==> inputs of zinc <==
// BobTop
module BobTop (
	clock,
	reset,
	rx,
	runway_override,
	emergency_override,
	tx,
	framing_error,
	runway_active,
	emergency,
	receiving,
	sending
);
clock: 9.82 ns
lec_check: 0
abc_area: 1
cap_margin: 0
core_aspect_ratio: 0.91
core_margin: 2
core_utilization: 72
cts_cluster_size: 14
place_density_lb_addon: 0.14
setup_slack_margin: 2.8
slew_margin: 20
run.sh (not shown) runs the stock make flow with config.mk's settings and CLKGATE_MAP_FILE=.
==> cedar: changes against zinc <==
- CORE_ASPECT_RATIO: 0.91 -> 0.89
- PLACE_DENSITY_LB_ADDON: 0.14 -> 0.15
- SETUP_SLACK_MARGIN: 2.8 -> 2.67
==> onyx: changes against zinc <==
- CAP_MARGIN: 0 -> 20
- CORE_ASPECT_RATIO: 0.91 -> default
- CTS_CLUSTER_SIZE: 14 -> default
- PLACE_DENSITY_LB_ADDON: 0.14 -> 0.1
- SETUP_SLACK_MARGIN: 2.8 -> default
==> flow/constraint.sdc (replaced) <==
create_clock -name core_clock -period 13.5 [get_ports {clock}]
set_input_delay 2.7000 -clock core_clock [delete_from_list [all_inputs] [get_ports {clock}]]
set_output_delay 2.7000 -clock core_clock [all_outputs]
set_load 0.01 [all_outputs]
==> run summary <==
status - finished clean
sequential logic power - 0.00152 W
Sw Ratio - 0.307
die height - 143 µm
fill count - 1364
CP arrival - 3370 ps
met1 usage - 0.467
P_sw - 0.00107 W
final total power - 0.00348 W
comb pwr - 0.000677 W
Clock Network Area Fraction - 0.0678
DR vias - 13700
# the run above: zinc

==> run summary <==
Top logic family - AND-OR/OR-AND gates
Clock Network Area Fraction - 0.0620
Chip Width - 149 µm
Sw Ratio - 0.313
Mean Syn Cell Area - 8.02 µm²
Logic inverters - 291
Hold Buf Count CTS - 0
status - finished clean
DR vias - 13500
Critical Path Sink - framing_error
tapcell count - 275
CP arrival - 4010 ps
fill count - 1459
die height - 149 µm
Setup Skew - 20.6 ps
sequential logic power - 0.00110 W
comb pwr - 0.000488 W
# the run above: onyx

==> run summary <==
DR vias - 13700
met1 usage - 0.487
P_sw - 0.00104 W
Max-Cap Viols - 0
CP arrival - 3280 ps
comb pwr - 0.000669 W
Sw Ratio - 0.308
fill count - 1427
slew margin rel. - 0.436
PwrDens - 205 mW/mm²
clock slew at reported path FFs - 60 ps
die height - 141 µm
Synth Net Count - 1948
status - finished clean
Clock Network Area Fraction - 0.0618
# the run above: cedar


========
==> inputs of run a <==
Starting RTL as in the previous note.
Settings: LEC_CHECK=0, CAP_MARGIN=30, CELL_PAD_IN_SITES_DETAIL_PLACEMENT=2, CORE_ASPECT_RATIO=1.65, CORE_MARGIN=4, CORE_UTILIZATION=28, CTS_CLUSTER_DIAMETER=338, GPL_TIMING_DRIVEN=0, HOLD_SLACK_MARGIN=0.14, MAX_ROUTING_LAYER=met4, PLACE_DENSITY_LB_ADDON=0.21, SLEW_MARGIN=25, TNS_END_PERCENT=25; clock period 19.5 ns.
==> run b (differences from run a) <==
Settings changed: ABC_AREA set to 1, CAP_MARGIN 30 to 20, CELL_PAD_IN_SITES_DETAIL_PLACEMENT 2 to unset, CORE_ASPECT_RATIO 1.65 to unset, CORE_MARGIN 4 to 2, CORE_UTILIZATION 28 to 72, CTS_CLUSTER_DIAMETER 338 to unset, CTS_CLUSTER_SIZE set to 14, GPL_TIMING_DRIVEN 0 to unset, HOLD_SLACK_MARGIN 0.14 to unset, MAX_ROUTING_LAYER met4 to unset, PLACE_DENSITY_LB_ADDON 0.21 to 0.1, SETUP_SLACK_MARGIN set to 2.67, SLEW_MARGIN 25 to 20, TNS_END_PERCENT 25 to unset.
==> flow/constraint.sdc (replaced) <==
create_clock -name core_clock -period 9.82 [get_ports {clock}]
set_input_delay 1.9640 -clock core_clock [delete_from_list [all_inputs] [get_ports {clock}]]
set_output_delay 1.9640 -clock core_clock [all_outputs]
set_load 0.01 [all_outputs]
==> run c (differences from run a) <==
Settings changed: ABC_AREA set to 1, CAP_MARGIN 30 to 20, CELL_PAD_IN_SITES_DETAIL_PLACEMENT 2 to unset, CORE_ASPECT_RATIO 1.65 to unset, CORE_MARGIN 4 to 2, CORE_UTILIZATION 28 to 71, CTS_CLUSTER_DIAMETER 338 to 263, GPL_TIMING_DRIVEN 0 to unset, HOLD_SLACK_MARGIN 0.14 to unset, MAX_ROUTING_LAYER met4 to unset, PLACE_DENSITY_LB_ADDON 0.21 to 0.01, SLEW_MARGIN 25 to 20, TNS_END_PERCENT 25 to unset.
==> flow/constraint.sdc (replaced) <==
create_clock -name core_clock -period 13.5 [get_ports {clock}]
set_input_delay 2.7000 -clock core_clock [delete_from_list [all_inputs] [get_ports {clock}]]
set_output_delay 2.7000 -clock core_clock [all_outputs]
set_load 0.01 [all_outputs]
==> notes <==
Total power: run a < run c < run b. The highest die size belongs to run a, the lowest to run b. Combinational power: run c < run b < run a. Clock-buffer cell count: run c < run b < run a.

========
==> inputs of garnet <==
Starting RTL as in the previous note.
==> flow/config.mk <==
export PLATFORM = sky130hd
export DESIGN_NAME = BobTop
export DESIGN_NICKNAME = BobTop
export VERILOG_FILES = /design/flow/design.v
export SDC_FILE = /design/flow/constraint.sdc
export NUM_CORES = 4
export LEC_CHECK = 0
export CAP_MARGIN = 20
export CORE_MARGIN = 2
export CORE_UTILIZATION = 72
export CTS_CLUSTER_DIAMETER = 365
export CTS_CLUSTER_SIZE = 22
export HOLD_SLACK_MARGIN = 0.3
export PLACE_DENSITY_LB_ADDON = 0.01
export SETUP_SLACK_MARGIN = 3.31
export SLEW_MARGIN = 20
==> flow/constraint.sdc <==
create_clock -name core_clock -period 11.6 [get_ports {clock}]
set_input_delay 2.3200 -clock core_clock [delete_from_list [all_inputs] [get_ports {clock}]]
set_output_delay 2.3200 -clock core_clock [all_outputs]
set_load 0.01 [all_outputs]
==> raven (differences from garnet) <==
CORE_UTILIZATION = 45   (was 72)
CTS_CLUSTER_DIAMETER = unset   (was 365)
CTS_CLUSTER_SIZE = unset   (was 22)
HOLD_SLACK_MARGIN = unset   (was 0.3)
PLACE_DENSITY_LB_ADDON = unset   (was 0.01)
SETUP_SLACK_MARGIN = unset   (was 3.31)
==> flow/constraint.sdc (replaced) <==
create_clock -name core_clock -period 40.0 [get_ports {clock}]
set_input_delay 8.0000 -clock core_clock [delete_from_list [all_inputs] [get_ports {clock}]]
set_output_delay 8.0000 -clock core_clock [all_outputs]
set_load 0.01 [all_outputs]
==> results <==
Outcome: garnet finished clean; raven finished clean
Worst Setup Slack, final: garnet 5.30 ns; raven 22.34 ns
Critical path data required time: garnet 9.28 ns; raven 32.00 ns
Fraction of power consumed by sequential logic: garnet 45.2%; raven 39.1%
Final Hold Slack: garnet 0.350 ns; raven 0.336 ns
Area growth syn-to-layout: garnet 5.43%; raven 11.4%
Met3 Use GR: garnet 4.45%; raven 3.13%
Power in sequential cells: garnet 0.00140 W; raven 0.000406 W
Number of nets in the layout: garnet 1509; raven 1527
Least-Margin Pin Slew: garnet 1.03 ns; raven 1.09 ns
Fraction of standard cell area in multi-input logic: garnet 45.1%; raven 42.6%
Filler instances: garnet 1384; raven 2964
Number of levels the H-tree was split into: garnet 1; raven 2
Final estimated routing congestion in global placement: garnet 0.890; raven 0.839

========
==> 08-12 <==
Starting RTL as in the previous note.
export LEC_CHECK = 0
export ABC_AREA = 0
export CAP_MARGIN = 20
export CELL_PAD_IN_SITES_DETAIL_PLACEMENT = 0
export CORE_MARGIN = 6
export CORE_UTILIZATION = 50
export GPL_ROUTABILITY_DRIVEN = 1
export MAX_ROUTING_LAYER = met5
export MIN_ROUTING_LAYER = met1
export PLACE_DENSITY = 0.83
export SETUP_SLACK_MARGIN = 5.0
export SLEW_MARGIN = 0
create_clock -name core_clock -period 29.1 [get_ports {clock}]
==> 03-19: changes against 08-12 <==
==> flow/config.mk (replaced) <==
export PLATFORM = sky130hd
export DESIGN_NAME = BobTop
export DESIGN_NICKNAME = BobTop
export VERILOG_FILES = /design/flow/design.v
export SDC_FILE = /design/flow/constraint.sdc
export NUM_CORES = 4
export LEC_CHECK = 0
export ABC_AREA = 1
export CAP_MARGIN = 20
export CORE_MARGIN = 2
export CORE_UTILIZATION = 72
export CTS_CLUSTER_SIZE = 14
export PLACE_DENSITY_LB_ADDON = 0.15
export SETUP_SLACK_MARGIN = 2.67
export SLEW_MARGIN = 20
==> flow/constraint.sdc (replaced) <==
create_clock -name core_clock -period 9.82 [get_ports {clock}]
set_input_delay 1.9640 -clock core_clock [delete_from_list [all_inputs] [get_ports {clock}]]
set_output_delay 1.9640 -clock core_clock [all_outputs]
set_load 0.01 [all_outputs]
==> 01-16: changes against 08-12 <==
==> flow/config.mk (replaced) <==
export PLATFORM = sky130hd
export DESIGN_NAME = BobTop
export DESIGN_NICKNAME = BobTop
export VERILOG_FILES = /design/flow/design.v
export SDC_FILE = /design/flow/constraint.sdc
export NUM_CORES = 4
export LEC_CHECK = 0
export ABC_AREA = 0
export CAP_MARGIN = 20
export CELL_PAD_IN_SITES_DETAIL_PLACEMENT = 0
export CELL_PAD_IN_SITES_GLOBAL_PLACEMENT = 0
export CORE_MARGIN = 4
export CORE_UTILIZATION = 39
export CTS_CLUSTER_DIAMETER = 60
export GPL_TIMING_DRIVEN = 1
export HOLD_SLACK_MARGIN = 0.21
export MAX_ROUTING_LAYER = met5
export PLACE_DENSITY = 0.91
export SETUP_SLACK_MARGIN = 1.33
export SLEW_MARGIN = 20
export TNS_END_PERCENT = 30
==> flow/constraint.sdc (replaced) <==
create_clock -name core_clock -period 14.4 [get_ports {clock}]
set_input_delay 2.8800 -clock core_clock [delete_from_list [all_inputs] [get_ports {clock}]]
set_output_delay 2.8800 -clock core_clock [all_outputs]
set_load 0.01 [all_outputs]
==> comparison table <==
                                                               08-12           01-16           03-19
Routed length on met2                                       15300 um        17500 um        17600 um
Status                                                finished clean  finished clean  finished clean
Net switching power of the design                             481 uW          993 uW         1.03 mW
Sequential fraction of total cell area                         44.0%           43.4%           43.6%
Nets at Floorplan                                               1531            1531            1948
Worst slew pin tran                                          1.15 ns         1.12 ns         1.04 ns
Clock Buffer Count                                                47              45              45
Pin count of the biggest net entering global routing              64              63             105
Non-filler instance count after layout                          1881            2008            2179
Die width                                                     185 um          204 um          149 um
Total number of multi-input combinational cells                 1003            1003            1242
Sequential element share of the synthesized area               48.1%           48.1%           47.2%
Overall via count from detail_route                            11230           11443           13614

========
==> inputs of umber <==
BobTop again, from the RTL that the note above started with.
Settings: LEC_CHECK=0, CAP_MARGIN=20, CORE_MARGIN=2, CORE_UTILIZATION=45, SETUP_SLACK_MARGIN=4.72, SLEW_MARGIN=20; clock period 17.7 ns.
==> inputs of juniper, as changes to umber <==
--- a/flow/config.mk
+++ b/flow/config.mk
@@ -7,6 +7,8 @@
 export LEC_CHECK = 0
 export CAP_MARGIN = 20
 export CORE_MARGIN = 2
-export CORE_UTILIZATION = 45
-export SETUP_SLACK_MARGIN = 4.72
+export CORE_UTILIZATION = 72
+export CTS_CLUSTER_DIAMETER = 365
+export CTS_CLUSTER_SIZE = 22
+export PLACE_DENSITY_LB_ADDON = 0.01
 export SLEW_MARGIN = 20
==> flow/constraint.sdc (replaced) <==
create_clock -name core_clock -period 11.6 [get_ports {clock}]
set_input_delay 2.3200 -clock core_clock [delete_from_list [all_inputs] [get_ports {clock}]]
set_output_delay 2.3200 -clock core_clock [all_outputs]
set_load 0.01 [all_outputs]
==> inputs of violet, as changes to umber <==
--- a/flow/config.mk
+++ b/flow/config.mk
@@ -7,6 +7,5 @@
 export LEC_CHECK = 0
 export CAP_MARGIN = 20
 export CORE_MARGIN = 2
-export CORE_UTILIZATION = 45
-export SETUP_SLACK_MARGIN = 4.72
+export CORE_UTILIZATION = 63
 export SLEW_MARGIN = 20
==> flow/constraint.sdc (replaced) <==
create_clock -name core_clock -period 50.7 [get_ports {clock}]
set_input_delay 10.1400 -clock core_clock [delete_from_list [all_inputs] [get_ports {clock}]]
set_output_delay 10.1400 -clock core_clock [all_outputs]
set_load 0.01 [all_outputs]
==> results <==
The lowest setup slack belongs to juniper, the highest to violet. In clock power, umber is at 2.9 times the value of violet. In flip-flop count, juniper and violet do not differ. juniper finished clean. violet finished clean. umber went through all stages and came out clean. Via count, highest first: violet, juniper, umber. Clock skew, highest first: juniper, umber, violet. The lowest register-to-register slack belongs to juniper, the highest to violet. Of umber and violet, violet has the higher first-iteration DRC count (gap 15%, measured against violet). Between umber and juniper, the lower sequential share of layout area is in umber (gap 2.4 points). Global-route usage: juniper > violet > umber.

========
==> inputs of 04-22 <==
BobTop again, from the RTL that the note above started with.
Settings: LEC_CHECK=0, ABC_AREA=1, CAP_MARGIN=5, CELL_PAD_IN_SITES_DETAIL_PLACEMENT=0, CELL_PAD_IN_SITES_GLOBAL_PLACEMENT=0, CORE_MARGIN=2, CORE_UTILIZATION=72, CTS_CLUSTER_DIAMETER=166, CTS_CLUSTER_SIZE=15, GPL_TIMING_DRIVEN=1, HOLD_SLACK_MARGIN=0.09, MAX_ROUTING_LAYER=met5, PLACE_DENSITY=0.78, SLEW_MARGIN=40; clock period 9.82 ns.
==> inputs of 05-12, as changes to 04-22 <==
==> flow/config.mk (replaced) <==
export PLATFORM = sky130hd
export DESIGN_NAME = BobTop
export DESIGN_NICKNAME = BobTop
export VERILOG_FILES = /design/flow/design.v
export SDC_FILE = /design/flow/constraint.sdc
export NUM_CORES = 4
export LEC_CHECK = 0
export ABC_AREA = 1
export CAP_MARGIN = 35
export CORE_ASPECT_RATIO = 0.69
export CORE_MARGIN = 2
export CORE_UTILIZATION = 72
export CTS_CLUSTER_DIAMETER = 151
export CTS_CLUSTER_SIZE = 10
export HOLD_SLACK_MARGIN = 0.27
export PLACE_DENSITY_LB_ADDON = 0.2
export SETUP_SLACK_MARGIN = 2.91
export SLEW_MARGIN = 20
==> qor.csv <==
metric,value,unit
Pwr per Cell Area,204,nW/um2
Lkg Pwr,6.14,nW
cells on worst reg2reg path,11,
detailed-placement wirelength estimate,27.0,mm
Core Footprint,20900,um2
clock share of power,34.5,%
outcome,"complete, no violations",
fraction of area in registers,43.8,%
Area growth syn-to-layout,7.98,%
cell internal power dissipation,2.28,mW
global-route wire length before repair,63.6,mm
Period minus WS final,5.20,ns
standard-cell rows,44,
[end of results for 05-12]
==> qor.csv <==
metric,value,unit
Lkg Pwr,6.00,nW
Area growth syn-to-layout,6.00,%
detailed-placement wirelength estimate,25.0,mm
clock share of power,28.5,%
cell internal power dissipation,2.06,mW
standard-cell rows,53,
outcome,"complete, no violations",
[end of results for 04-22]

========
==> inputs of run E <==
Starting RTL as in the previous note.
Settings: LEC_CHECK=0, CAP_MARGIN=20, CELL_PAD_IN_SITES_DETAIL_PLACEMENT=0, CELL_PAD_IN_SITES_GLOBAL_PLACEMENT=0, CORE_MARGIN=4, CORE_UTILIZATION=39, CTS_CLUSTER_DIAMETER=220, GPL_TIMING_DRIVEN=0, HOLD_SLACK_MARGIN=0.21, MAX_ROUTING_LAYER=met4, PLACE_DENSITY=0.81, SETUP_SLACK_MARGIN=1.33, SLEW_MARGIN=20, TNS_END_PERCENT=55; clock period 29.5 ns.
==> inputs of run B, as changes to run E <==
CELL_PAD_IN_SITES_DETAIL_PLACEMENT = unset   (was 0)
CELL_PAD_IN_SITES_GLOBAL_PLACEMENT = unset   (was 0)
CORE_MARGIN = 2   (was 4)
CORE_UTILIZATION = 45   (was 39)
CTS_CLUSTER_DIAMETER = unset   (was 220)
GPL_TIMING_DRIVEN = unset   (was 0)
HOLD_SLACK_MARGIN = unset   (was 0.21)
MAX_ROUTING_LAYER = unset   (was met4)
PLACE_DENSITY = unset   (was 0.81)
SETUP_SLACK_MARGIN = unset   (was 1.33)
TNS_END_PERCENT = unset   (was 55)
==> flow/constraint.sdc (replaced) <==
create_clock -name core_clock -period 17.7 [get_ports {clock}]
set_input_delay 3.5400 -clock core_clock [delete_from_list [all_inputs] [get_ports {clock}]]
set_output_delay 3.5400 -clock core_clock [all_outputs]
set_load 0.01 [all_outputs]
==> results <==
- Of run E and run B, run E has the higher die size (gap 20%, measured against run B).
- Of run B and run E, run E has the higher cell count (gap about 6%, measured against run E).
- Against run B, the first-iteration DRC count of run E is larger by about 53%.
- Against run B, the combinational power of run E is lower by about 34%.
- Of run E and run B, run B has the higher count of clock-buffer cells in the layout (gap 17).
- In run E the sequential share of layout area is lower than in run B, by 0.50 points.
==> figures <==
|  | run B | run E |
|---|---|---|
| Result of the run | complete, no violations | complete, no violations |
| Power consumption | 2327 uW | 1376 uW |
| Clock-pin slew on the worst setup and hold paths | 0.05 ns | 0.06 ns |
| Signal arrival time at the worst endpoint | 5.20 ns | 7.21 ns |
| Vert. Die Dim | 186.2 um | 203.7 um |
| Max IR drop VDD | 0.06156 mV | 0.05600 mV |
| Total power divided by cell area | 140.0 nW/um^2 | 81.78 nW/um^2 |
| Met1 Resource Use GR | 28.58% | 23.32% |
| Pin count of the biggest net entering global routing | 70 | 33 |
| Depth of the CTS H-tree | 2 | 1 |
| Combinational power share | 30.4% | 34.1% |
| Relative contribution of the clock network to total power | 30.2% | 27.6% |
| Cell area after layout | 16620 um^2 | 16820 um^2 |
Power figures rest on the tool's default switching activity, not on a simulated workload.
